==> inputs of zinc <==
==> flow/design.v <==
`timescale 1ns / 1ps
module signed_mult(a , b , out);
    output [31:0] out;
    input signed [31:0] a;
    input signed [31:0] b;
    wire signed [63:0] mult_out;
    assign mult_out = a*b;
    assign out  = {mult_out[63] , mult_out[55:25]};
endmodule
`timescale 1ns / 1ps
module Lorenz(clk , rst , en , seed_x , seed_y , seed_z , x , y , z);
    wire signed [31:0] sigma = {7'b0001010 , 25'b0};  
    wire signed [31:0] beta = {7'b0000010 , 25'b1010101010101010101010101};  
    wire signed [31:0] rho = {7'b0011100 , 25'b0};  
    wire signed [31:0] scale = {7'b0000001 , 20'b10000000001010101010};
    wire signed [31:0] dt = {7'b0 , 20'b00000001000000000000};
    parameter signed [31:0] xo = {7'b1000001 , 25'b0};  
    parameter signed [31:0] yo = {7'b0 , 25'b0001100110011001100110011};  
    parameter signed [31:0] zo = {7'b0011001 , 25'b0};  
    input wire clk;
    input wire rst;
    input wire en;
    input wire signed [31:0] seed_x;
    input wire signed [31:0] seed_y;
    input wire signed [31:0] seed_z;
    output reg signed [31:0] x;
    output reg signed [31:0] y;
    output reg signed [31:0] z;
    reg signed [26:0] dx;
    reg signed [26:0] dy;
    reg signed [26:0] dz;
    wire signed [31:0] m1 , m2 , m3 , m4 , m5 , m6 , m7 , m8 , m9;
    signed_mult sm1 (.a(m1) , .b(sigma) , .out(m2));
    signed_mult sm2 (.a(m3) , .b(m4) , .out(m5));
    signed_mult sm3 (.a(m3) , .b(y) , .out(m6));
    signed_mult sm4 (.a(m7) , .b(beta) , .out(m8));
    assign m1 = (y - x) >>> 8;
    assign m3 = x >>> 8;
    assign m4 = rho - z;
    assign m7 = z >>> 8;
    assign m9 = (y >>> 8);
    always@(posedge clk)
    begin
        if (rst)
        begin
            x <= seed_x;
            y <= seed_y;
            z <= seed_z;
        end
        else if (en)
        begin
            x <= x + m2;
            y <= y + m5 - m9;
            z <= z + m6 - m8;
        end
    end
endmodule
`timescale 1ns / 1ps
module Slowclock(
    input clk,
    input rst,
    output slowclock,
    output slowclock_rise
    );
    reg [25:0] counter;
    reg clockout;
    always@(posedge clk)
    begin
        if (rst)
        begin
            counter <= 0;
            clockout <= 0;
        end
        else if( counter == 1)
        begin
            clockout <= !clockout;        
            counter <= 0;
        end
        else
            counter <= counter + 1;
    end
    assign slowclock = clockout;
    assign slowclock_rise = (counter == 1) && !clockout;
endmodule
`timescale 1ns / 1ps
module UART_Tx1
    #(parameter CLKS_PER_BIT = 435)
    (
        input clk,
        input rst,
        input Tx_s,
        input [7:0] Tx_Data,
        output Tx_Active,
        output reg Tx_serial_out,
        output Tx_Done
    );
    localparam TX_IDLE = 3'b000;
    localparam TX_START_BIT = 3'b001;
    localparam TX_DATA_SEND = 3'b010;
    localparam TX_STOP = 3'b011;
    localparam TX_CLEAN = 3'b100;
    reg [2:0] MAIN_STATE;
    reg [9:0] clk_count;
    reg [2:0] Bit_Index;
    reg [7:0] Send_Data;
    reg       Done;
    reg       Active;
    always@(posedge clk)
    begin
        if (rst)
        begin
            MAIN_STATE <= TX_IDLE;
            clk_count <= 0;
            Bit_Index <= 0;
            Send_Data <= 0;
            Done <= 1'b0;
            Active <= 1'b0;
            Tx_serial_out <= 1'b1;
        end
        else
        case(MAIN_STATE)
            TX_IDLE:
                begin
                    Tx_serial_out <= 1'b1;
                    Done <= 1'b0;
                    clk_count <= 1'b0;
                    Bit_Index <= 1'b0;
                    if(Tx_s == 1'b1)
                        begin
                            Active <= 1'b1;
                            Send_Data <= Tx_Data;
                            MAIN_STATE <= TX_START_BIT;
                        end
                     else
                        MAIN_STATE <= TX_IDLE;
                end
            TX_START_BIT:
                begin
                    Tx_serial_out <= 1'b0;
                    if(clk_count < CLKS_PER_BIT - 1)
                        begin
                            clk_count <= clk_count + 1;
                            MAIN_STATE <= TX_START_BIT;
                        end
                    else
                        begin    
                            clk_count <= 1'b0;
                            MAIN_STATE <= TX_DATA_SEND;
                        end
                end       
            TX_DATA_SEND:
                begin
                    Tx_serial_out <= Send_Data[Bit_Index];
                    if(clk_count < CLKS_PER_BIT - 1)
                        begin
                            clk_count <= clk_count + 1;
                            MAIN_STATE <= TX_DATA_SEND;
                        end
                    else
                        begin
                            clk_count <= 1'b0;
                            if(Bit_Index < 7)
                                begin
                                    Bit_Index <= Bit_Index + 1;
                                    MAIN_STATE <= TX_DATA_SEND;
                                end
                            else
                                begin
                                    Bit_Index <= 1'b0;
                                    MAIN_STATE <= TX_STOP;
                                end
                        end
                end
            TX_STOP:
                begin
                    Tx_serial_out <= 1'b1;
                    if(clk_count < CLKS_PER_BIT - 1)
                        begin
                            clk_count <= clk_count + 1;
                            MAIN_STATE <= TX_STOP;
                        end
                    else
                        begin
                            Done <= 1'b1;
                            clk_count <= 1'b0;
                            MAIN_STATE <= TX_CLEAN;
                            Active <= 1'b0;
                        end    
                end
            TX_CLEAN:
                begin
                    Done <= 1'b1;
                    MAIN_STATE <= TX_IDLE;
                end
            default:
                MAIN_STATE <= TX_IDLE;    
        endcase
    end
    assign Tx_Active = Active;
    assign Tx_Done = Done;
endmodule
`timescale 1ns / 1ps
module delta_sigma_dac(clk, rst, PWM_in, PWM_out);
input wire clk;
input wire rst;
input wire [15:0] PWM_in;
output reg PWM_out;
reg [16:0] PWM_accumulator;
wire [16:0] PWM_sum = PWM_accumulator + PWM_in;
always @(posedge clk) 
begin
     if (rst)
     begin
          PWM_accumulator <= 0;
          PWM_out <= 0;
     end
     else
     begin
          PWM_out <= PWM_sum[16];
          PWM_accumulator <= {1'b0, PWM_sum[15:0]};
     end
end 
endmodule
`timescale 1ns / 1ps
module Lorenz3D(
    clk,
    rst,
    seed_x,
    seed_y,
    seed_z,
    pinX,
    pinY,
    pinZ,
	serial_data,
    x,
    y,
    z
    );
	input wire clk;
    input wire rst;
    input wire [31:0] seed_x;
    input wire [31:0] seed_y;
    input wire [31:0] seed_z;
    output wire pinX;
    output wire pinY;
    output wire pinZ;
    output wire serial_data;
    output wire [31:0] x;
    output wire [31:0] y;
    output wire [31:0] z;
    reg [2:0] i;
    wire [7:0] inputdata;
    wire       done_bit;
    reg        start;
    wire       active;
    wire       out_serial;
    reg        triger;
    reg [3:0] count;
	wire signed [31:0] xm , ym , zm;
	wire signed [31:0] scale = {7'b0001001 , 25'b0000001111010111000010100};
	reg [31:0] key; 
	reg [2:0]  i_n;
	reg        start_n;
	reg        triger_n;
	reg [31:0] key_n;
	wire slowclock;
	wire slowclock_rise;
	Slowclock clock ( .clk(clk), .rst(rst), .slowclock(slowclock), .slowclock_rise(slowclock_rise));
    Lorenz  L1(
     .clk(clk),
     .rst(rst),
     .en(slowclock_rise),
     .seed_x(seed_x),
     .seed_y(seed_y),
     .seed_z(seed_z),
     .x(x),
     .y(y),
     .z(z)
    );
	UART_Tx1  #(435) U1 ( .clk(clk), .rst(rst), .Tx_s(start), .Tx_Data(inputdata), .Tx_Active(active),  .Tx_serial_out(out_serial), .Tx_Done(done_bit));
	always@(posedge clk)
    begin
        i_n = i;
        start_n = start;
        triger_n = triger;
        key_n = key;
        if(done_bit == 1'b1)
        begin
            i_n = i_n + 1;
        end
        if( i_n == 3'b000 && triger_n == 1'b1)
        begin
            key_n = x;            
            start_n = 1;
            triger_n = 0;
        end
        if(i_n == 3'b100)
        begin
            i_n = 0;
            triger_n = 1;
        end
        if (rst)
        begin
            i <= 0;
            start <= 0;
            triger <= 1;
        end
        else
        begin
            i <= i_n;
            start <= start_n;
            triger <= triger_n;
            key <= key_n;
        end
    end
	delta_sigma_dac d1 (.clk(clk), .rst(rst), .PWM_in(x[31:9]), .PWM_out(pinX));
    delta_sigma_dac d2 (.clk(clk), .rst(rst), .PWM_in(y[31:9]), .PWM_out(pinY));
	delta_sigma_dac d3 (.clk(clk), .rst(rst), .PWM_in(z[31:9]), .PWM_out(pinZ));
	signed_mult sm1 (.a(x) , .b(scale) , .out(xm));
	signed_mult sm2 (.a(y) , .b(scale) , .out(ym));
	signed_mult sm3 (.a(z) , .b(scale) , .out(zm));
	assign serial_data = out_serial;
    assign inputdata = key[((i + 1) * 8 - 1) -: 8];
endmodule
==> flow/run.sh <==
#!/bin/bash
# the make line also repeats each setting of config.mk as NAME=value (left out here)
make -C /OpenROAD-flow-scripts/flow DESIGN_CONFIG=/design/flow/config.mk WORK_HOME=/design/flow/orfs CLKGATE_MAP_FILE= finish
==> flow/config.mk <==
export PLATFORM = sky130hd
export DESIGN_NAME = Lorenz3D
export DESIGN_NICKNAME = Lorenz3D
export VERILOG_FILES = /design/flow/design.v
export SDC_FILE = /design/flow/constraint.sdc
export NUM_CORES = 4
export LEC_CHECK = 0
export CAP_MARGIN = 20
export CORE_MARGIN = 2
export CORE_UTILIZATION = 70
export HOLD_SLACK_MARGIN = 0.27
export MAX_ROUTING_LAYER = met4
export SETUP_SLACK_MARGIN = 1.55
export SLEW_MARGIN = 20
export TNS_END_PERCENT = 70
==> flow/constraint.sdc <==
create_clock -name core_clock -period 9.5 [get_ports {clk}]
set_input_delay 1.9000 -clock core_clock [delete_from_list [all_inputs] [get_ports {clk}]]
set_output_delay 1.9000 -clock core_clock [all_outputs]
set_load 0.01 [all_outputs]
==> inputs of raven, as changes to zinc <==
Settings changed: CORE_UTILIZATION 70 to 58, HOLD_SLACK_MARGIN 0.27 to default, MAX_ROUTING_LAYER met4 to default, SETUP_SLACK_MARGIN 1.55 to default, TNS_END_PERCENT 70 to default.
==> flow/constraint.sdc (replaced) <==
create_clock -name core_clock -period 13.2 [get_ports {clk}]
set_input_delay 2.6400 -clock core_clock [delete_from_list [all_inputs] [get_ports {clk}]]
set_output_delay 2.6400 -clock core_clock [all_outputs]
set_load 0.01 [all_outputs]
==> inputs of juniper, as changes to zinc <==
Settings changed: CTS_CLUSTER_SIZE from default to 14, HOLD_SLACK_MARGIN 0.27 to default, SETUP_SLACK_MARGIN 1.55 to 3.75, TNS_END_PERCENT 70 to default.
==> flow/constraint.sdc (replaced) <==
create_clock -name core_clock -period 14.0 [get_ports {clk}]
set_input_delay 2.8000 -clock core_clock [delete_from_list [all_inputs] [get_ports {clk}]]
set_output_delay 2.8000 -clock core_clock [all_outputs]
set_load 0.01 [all_outputs]
==> inputs of harbor, as changes to zinc <==
Settings changed: CORE_UTILIZATION 70 to 57, HOLD_SLACK_MARGIN 0.27 to default, MAX_ROUTING_LAYER met4 to default, SETUP_SLACK_MARGIN 1.55 to 3.75, TNS_END_PERCENT 70 to default.
==> flow/constraint.sdc (replaced) <==
create_clock -name core_clock -period 14.0 [get_ports {clk}]
set_input_delay 2.8000 -clock core_clock [delete_from_list [all_inputs] [get_ports {clk}]]
set_output_delay 2.8000 -clock core_clock [all_outputs]
set_load 0.01 [all_outputs]
==> qor summary <==
quantity	zinc	raven	juniper	harbor
Launching point of the worst reg2reg path	L1.z[10]$_DFFE_PN_	L1.z[1]$_DFFE_PN_	L1.z[15]$_DFFE_PN_	L1.z[9]$_DFFE_PN_
First-pass GRT wire length	407.3 mm	375.8 mm	382.6 mm	395.4 mm
Outcome	complete, but fails checks	finished clean	finished clean	finished clean
Violated checks	setup timing	-	-	-
Vias in the first global route	71,390	60,940	65,230	62,740
Area of the chip	113,000 um2	136,100 um2	113,000 um2	138,400 um2
Final clock skew	0.07507 ns	0.03413 ns	0.06775 ns	0.04279 ns
Slowest library cell on the worst path	or4_4	fa_1	edfxtp_1	or4_4
Logic area	65,430 um2	62,930 um2	65,060 um2	65,390 um2
Critical path capture point	L1.y[31]$_DFFE_PN_	L1.y[30]$_DFFE_PN_	L1.y[31]$_DFFE_PN_	L1.y[31]$_DFFE_PN_
Post-layout period usage of the worst path	1.209	0.9483	0.8364	0.8292
Signal buffers	1,330	382	602	637
Place WS	-2.198 ns	0.1984 ns	1.252 ns	1.030 ns
